==> maple: inputs <==
Design ALU, start of the top module:
module ALU(
    clk,
    rst_n,
    valid,
    ready,
    mode,
    in_A,
    in_B,
    out
);
    input         clk, rst_n;
    input         valid;
    input  [1:0]  mode;  
    output        ready;
    input  [31:0] in_A, in_B;
    output [63:0] out;
    parameter IDLE = 3'd0;
    parameter MUL  = 3'd1;
    parameter DIV  = 3'd2;
    parameter AND = 3'd3;
    parameter OR = 3'd4;
    parameter OUT  = 3'd5;
    reg  [ 2:0] state, state_nxt;
    reg  [ 4:0] counter, counter_nxt;
    reg  [63:0] shreg, shreg_nxt;
    reg  [31:0] alu_in, alu_in_nxt;
    reg  [32:0] alu_out;
    reg         ready;
    assign out = shreg;
    always @(*) begin
        if(state==OUT) ready = 1;
        else ready = 0;
    end
    always @(*) begin
        case(state)
            IDLE: begin
                if(!valid)                state_nxt = IDLE;
                else if(valid && mode==0) state_nxt = MUL;
                else if(valid && mode==1) state_nxt = DIV;
                else if(valid && mode==2) state_nxt = AND;
                else                      state_nxt = OR;
            end
  ...
export LEC_CHECK = 0
export CAP_MARGIN = 20
export CORE_MARGIN = 2
export CORE_UTILIZATION = 70
export CTS_CLUSTER_DIAMETER = 32
export CTS_CLUSTER_SIZE = 37
export SETUP_SLACK_MARGIN = 0.6
export SLEW_MARGIN = 20
create_clock -name core_clock -period 3.48 [get_ports {clk}]
run.sh (not shown) runs the stock make flow with config.mk's settings and CLKGATE_MAP_FILE=.
==> onyx: changes against maple <==
--- a/flow/config.mk
+++ b/flow/config.mk
@@ -7,8 +7,8 @@
 export LEC_CHECK = 0
 export CAP_MARGIN = 20
 export CORE_MARGIN = 2
-export CORE_UTILIZATION = 70
+export CORE_UTILIZATION = 65
 export CTS_CLUSTER_DIAMETER = 32
-export CTS_CLUSTER_SIZE = 37
 export SETUP_SLACK_MARGIN = 0.6
 export SLEW_MARGIN = 20
+export TNS_END_PERCENT = 5
==> indigo: changes against maple <==
--- a/flow/config.mk
+++ b/flow/config.mk
@@ -6,9 +6,11 @@
 export NUM_CORES = 4
 export LEC_CHECK = 0
 export CAP_MARGIN = 20
+export CELL_PAD_IN_SITES_DETAIL_PLACEMENT = 0
+export CELL_PAD_IN_SITES_GLOBAL_PLACEMENT = 0
 export CORE_MARGIN = 2
 export CORE_UTILIZATION = 70
-export CTS_CLUSTER_DIAMETER = 32
-export CTS_CLUSTER_SIZE = 37
-export SETUP_SLACK_MARGIN = 0.6
+export CTS_CLUSTER_DIAMETER = 36
+export CTS_CLUSTER_SIZE = 32
+export SETUP_SLACK_MARGIN = -0.18
 export SLEW_MARGIN = 20
==> flow/constraint.sdc (replaced) <==
create_clock -name core_clock -period 3.07 [get_ports {clk}]
set_input_delay 0.6140 -clock core_clock [delete_from_list [all_inputs] [get_ports {clk}]]
set_output_delay 0.6140 -clock core_clock [all_outputs]
set_load 0.01 [all_outputs]
==> results.yml <==
# generated from flow reports
floorplan:
  die_w_um: 123
run_status:
  first-error: "[ERROR DPL-0038] Utilization greater than 100%, impossible to legalize"
  haltStage: "clock tree synthesis (4_1_cts)"
  status: "did not finish"
[end of results for maple]
==> results.yml <==
# physical design summary
run_status:
  status: "finished with violations"
  check.faults: "setup timing"
detailed_routing:
  vias: 13700
timing:
  setup_ws_ps: -133
  setup_violations: 4
floorplan:
  die_w_um: 128
placed_design:
  port-buffer-count: 133
[end of results for onyx]
==> results.yml <==
# generated from flow reports
run_status:
  status: "did not finish"
  first-error: "[ERROR GRT-0116] Global routing finished with congestion. Check the congestion regions in the DRC Viewer."
  haltStage: "global routing (5_1_grt)"
floorplan:
  die_w_um: 123
yosys:
  ys.flop_type: "dfrtp_1"
placed_design:
  placedCellCount: 1689
[end of results for indigo]

==> v22 <==
==> flow/design.v <==
module ALU(
    clk,
    rst_n,
    valid,
    ready,
    mode,
    in_A,
    in_B,
    out
);
    input         clk, rst_n;
    input         valid;
    input  [1:0]  mode;  
    output        ready;
    input  [31:0] in_A, in_B;
    output [63:0] out;
    parameter IDLE = 3'd0;
    parameter MUL  = 3'd1;
    parameter DIV  = 3'd2;
    parameter AND = 3'd3;
    parameter OR = 3'd4;
    parameter OUT  = 3'd5;
    reg  [ 2:0] state, state_nxt;
    reg  [ 4:0] counter, counter_nxt;
    reg  [63:0] shreg, shreg_nxt;
    reg  [31:0] alu_in, alu_in_nxt;
    reg  [32:0] alu_out;
    reg         ready;
    assign out = shreg;
    always @(*) begin
        if(state==OUT) ready = 1;
        else ready = 0;
    end
    always @(*) begin
        case(state)
            IDLE: begin
                if(!valid)                state_nxt = IDLE;
                else if(valid && mode==0) state_nxt = MUL;
                else if(valid && mode==1) state_nxt = DIV;
                else if(valid && mode==2) state_nxt = AND;
                else                      state_nxt = OR;
            end
            MUL : state_nxt = (counter==31) ? OUT : MUL;
            DIV : state_nxt = (counter==31) ? OUT : DIV;
            AND : state_nxt = OUT;
            OR  : state_nxt = OUT;
            OUT : state_nxt = IDLE;
            default : state_nxt = IDLE;
        endcase
    end
    always @(*) begin
        if(state==MUL && counter<31) begin
            counter_nxt = counter + 1;
        end
        else if(state==DIV && counter<31) begin
            counter_nxt = counter + 1;
        end
        else begin
            counter_nxt = 0;
        end
    end
    always @(*) begin
        case(state)
            IDLE: begin
                if (valid) begin
                    alu_in_nxt = in_B;
                end
                else begin
                    alu_in_nxt = 0;
                end
            end
            OUT : begin
                alu_in_nxt = 0;
            end
            default: begin
                alu_in_nxt = alu_in;
            end
        endcase
    end
    always @(*) begin
        case(state)
            IDLE: alu_out = 0;
            MUL : begin
                if(shreg[0]==1)
                    alu_out = alu_in + shreg[63:32];
                else
                    alu_out = shreg[63:32];
            end
            DIV : begin
                if(shreg[62:31]>=alu_in) begin
                    alu_out = shreg[62:31] - alu_in;
                end
                else begin 
                    alu_out = shreg[62:31];
                end
            end
            AND : alu_out = shreg[31:0] & alu_in;
            OR  : alu_out = shreg[31:0] | alu_in;
            OUT : alu_out = 0;
            default : alu_out = 0;
        endcase
    end
    always @(*) begin
        case(state)
            IDLE: begin
                if (valid) begin
                    shreg_nxt[31:0] = in_A;
                    shreg_nxt[63:32] = 32'b0;
                end
                else begin
                    shreg_nxt[31:0] = 0;
                    shreg_nxt[63:32] = 32'b0;
                end
            end
            MUL : begin
                shreg_nxt = {alu_out, shreg[31:1]};
            end
            DIV : begin
                shreg_nxt = {alu_out[31:0], shreg[30:0], (shreg[62:31]>=alu_in)};
            end
            AND : shreg_nxt = {31'b0, alu_out};
            OR  : shreg_nxt = {31'b0, alu_out};
            OUT :  
            shreg_nxt = shreg;
            default :  
            shreg_nxt = shreg;
        endcase
    end
    always @(posedge clk or negedge rst_n) begin
        if (!rst_n) begin
            state <= IDLE;
            counter <= 0;
            shreg <= 0;
            alu_in <= 0;
        end
        else begin
            state <= state_nxt;
            counter <= counter_nxt;
            shreg <= shreg_nxt;
            alu_in <= alu_in_nxt;
        end
    end
endmodule
==> flow/run.sh <==
#!/bin/bash
# the make line also repeats each setting of config.mk as NAME=value (left out here)
make -C /OpenROAD-flow-scripts/flow DESIGN_CONFIG=/design/flow/config.mk WORK_HOME=/design/flow/orfs CLKGATE_MAP_FILE= finish
==> flow/config.mk <==
export PLATFORM = sky130hd
export DESIGN_NAME = ALU
export DESIGN_NICKNAME = ALU
export VERILOG_FILES = /design/flow/design.v
export SDC_FILE = /design/flow/constraint.sdc
export NUM_CORES = 4
export LEC_CHECK = 0
export CAP_MARGIN = 30
export CELL_PAD_IN_SITES_DETAIL_PLACEMENT = 1
export CELL_PAD_IN_SITES_GLOBAL_PLACEMENT = 1
export CORE_MARGIN = 2
export CORE_UTILIZATION = 20
export CTS_CLUSTER_DIAMETER = 303
export GPL_TIMING_DRIVEN = 1
export MAX_ROUTING_LAYER = met4
export PLACE_DENSITY = 0.81
export SLEW_MARGIN = 25
export TNS_END_PERCENT = 85
==> flow/constraint.sdc <==
create_clock -name core_clock -period 4.58 [get_ports {clk}]
set_input_delay 0.9160 -clock core_clock [delete_from_list [all_inputs] [get_ports {clk}]]
set_output_delay 0.9160 -clock core_clock [all_outputs]
set_load 0.01 [all_outputs]
==> v9 (differences from v22) <==
- CAP_MARGIN: 30 -> 20
- CELL_PAD_IN_SITES_DETAIL_PLACEMENT: 1 -> unset
- CELL_PAD_IN_SITES_GLOBAL_PLACEMENT: 1 -> unset
- CORE_ASPECT_RATIO: unset -> 0.5
- CORE_UTILIZATION: 20 -> 72
- CTS_CLUSTER_DIAMETER: 303 -> unset
- GPL_TIMING_DRIVEN: 1 -> unset
- MAX_ROUTING_LAYER: met4 -> unset
- PLACE_DENSITY: 0.81 -> unset
- SLEW_MARGIN: 25 -> 20
- TNS_END_PERCENT: 85 -> unset
==> flow/constraint.sdc (replaced) <==
create_clock -name core_clock -period 8.0 [get_ports {clk}]
set_input_delay 1.6000 -clock core_clock [delete_from_list [all_inputs] [get_ports {clk}]]
set_output_delay 1.6000 -clock core_clock [all_outputs]
set_load 0.01 [all_outputs]
==> v14 (differences from v22) <==
- CAP_MARGIN: 30 -> 20
- CELL_PAD_IN_SITES_DETAIL_PLACEMENT: 1 -> unset
- CELL_PAD_IN_SITES_GLOBAL_PLACEMENT: 1 -> unset
- CORE_UTILIZATION: 20 -> 40
- CTS_CLUSTER_DIAMETER: 303 -> unset
- GPL_TIMING_DRIVEN: 1 -> unset
- MAX_ROUTING_LAYER: met4 -> unset
- PLACE_DENSITY: 0.81 -> unset
- SLEW_MARGIN: 25 -> 20
- TNS_END_PERCENT: 85 -> unset
==> flow/constraint.sdc (replaced) <==
create_clock -name core_clock -period 8.0 [get_ports {clk}]
set_input_delay 1.6000 -clock core_clock [delete_from_list [all_inputs] [get_ports {clk}]]
set_output_delay 1.6000 -clock core_clock [all_outputs]
set_load 0.01 [all_outputs]
==> qor summary <==
	v9	v14	v22
Via count of the first global-routing pass	11181	10203	11442
Last element of the critical path	shreg[61]	shreg[54]	shreg[22]
Clock period minus worst slack	4.210 ns	3.945 ns	3.847 ns
Global-route wire length before repair	58180 um	57790 um	68800 um
M1 wire length	12970 um	16070 um	19380 um
Number of warnings in the stage logs	28	26	26
Die outline width	170.3 um	161.7 um	227.1 um
Worst path buffer plus inverter count	1	2	2
Total number of cells along the worst setup path	13	12	11
Fill cells	815	2460	5949
Final design utilization	86.07%	48.29%	25.18%
Highest ir drop seen on vdd	0.3005 mV	0.2023 mV	0.3881 mV
Fraction of power spent switching nets	53.96%	52.69%	53.10%
Result of the run	complete, no violations	complete, no violations	complete, no violations
Final worst clock skew	0.01502 ns	0.01325 ns	0.008480 ns
Non-clock buffer area fraction after layout	12.46%	12.17%	12.56%
Initial antenna violation count	3	0	1
Clock distribution area overhead in the final layout	2.614%	2.401%	2.532%
Detail Placement HPWL	25440 um	26600 um	33480 um
Nets@finish	1489	1487	1501
Clock share of power	8.4%	8.5%	8.9%
Worst slew margin relative to its limit	33.75%	28.43%	43.12%
Power is estimated from default activity; no workload was simulated.
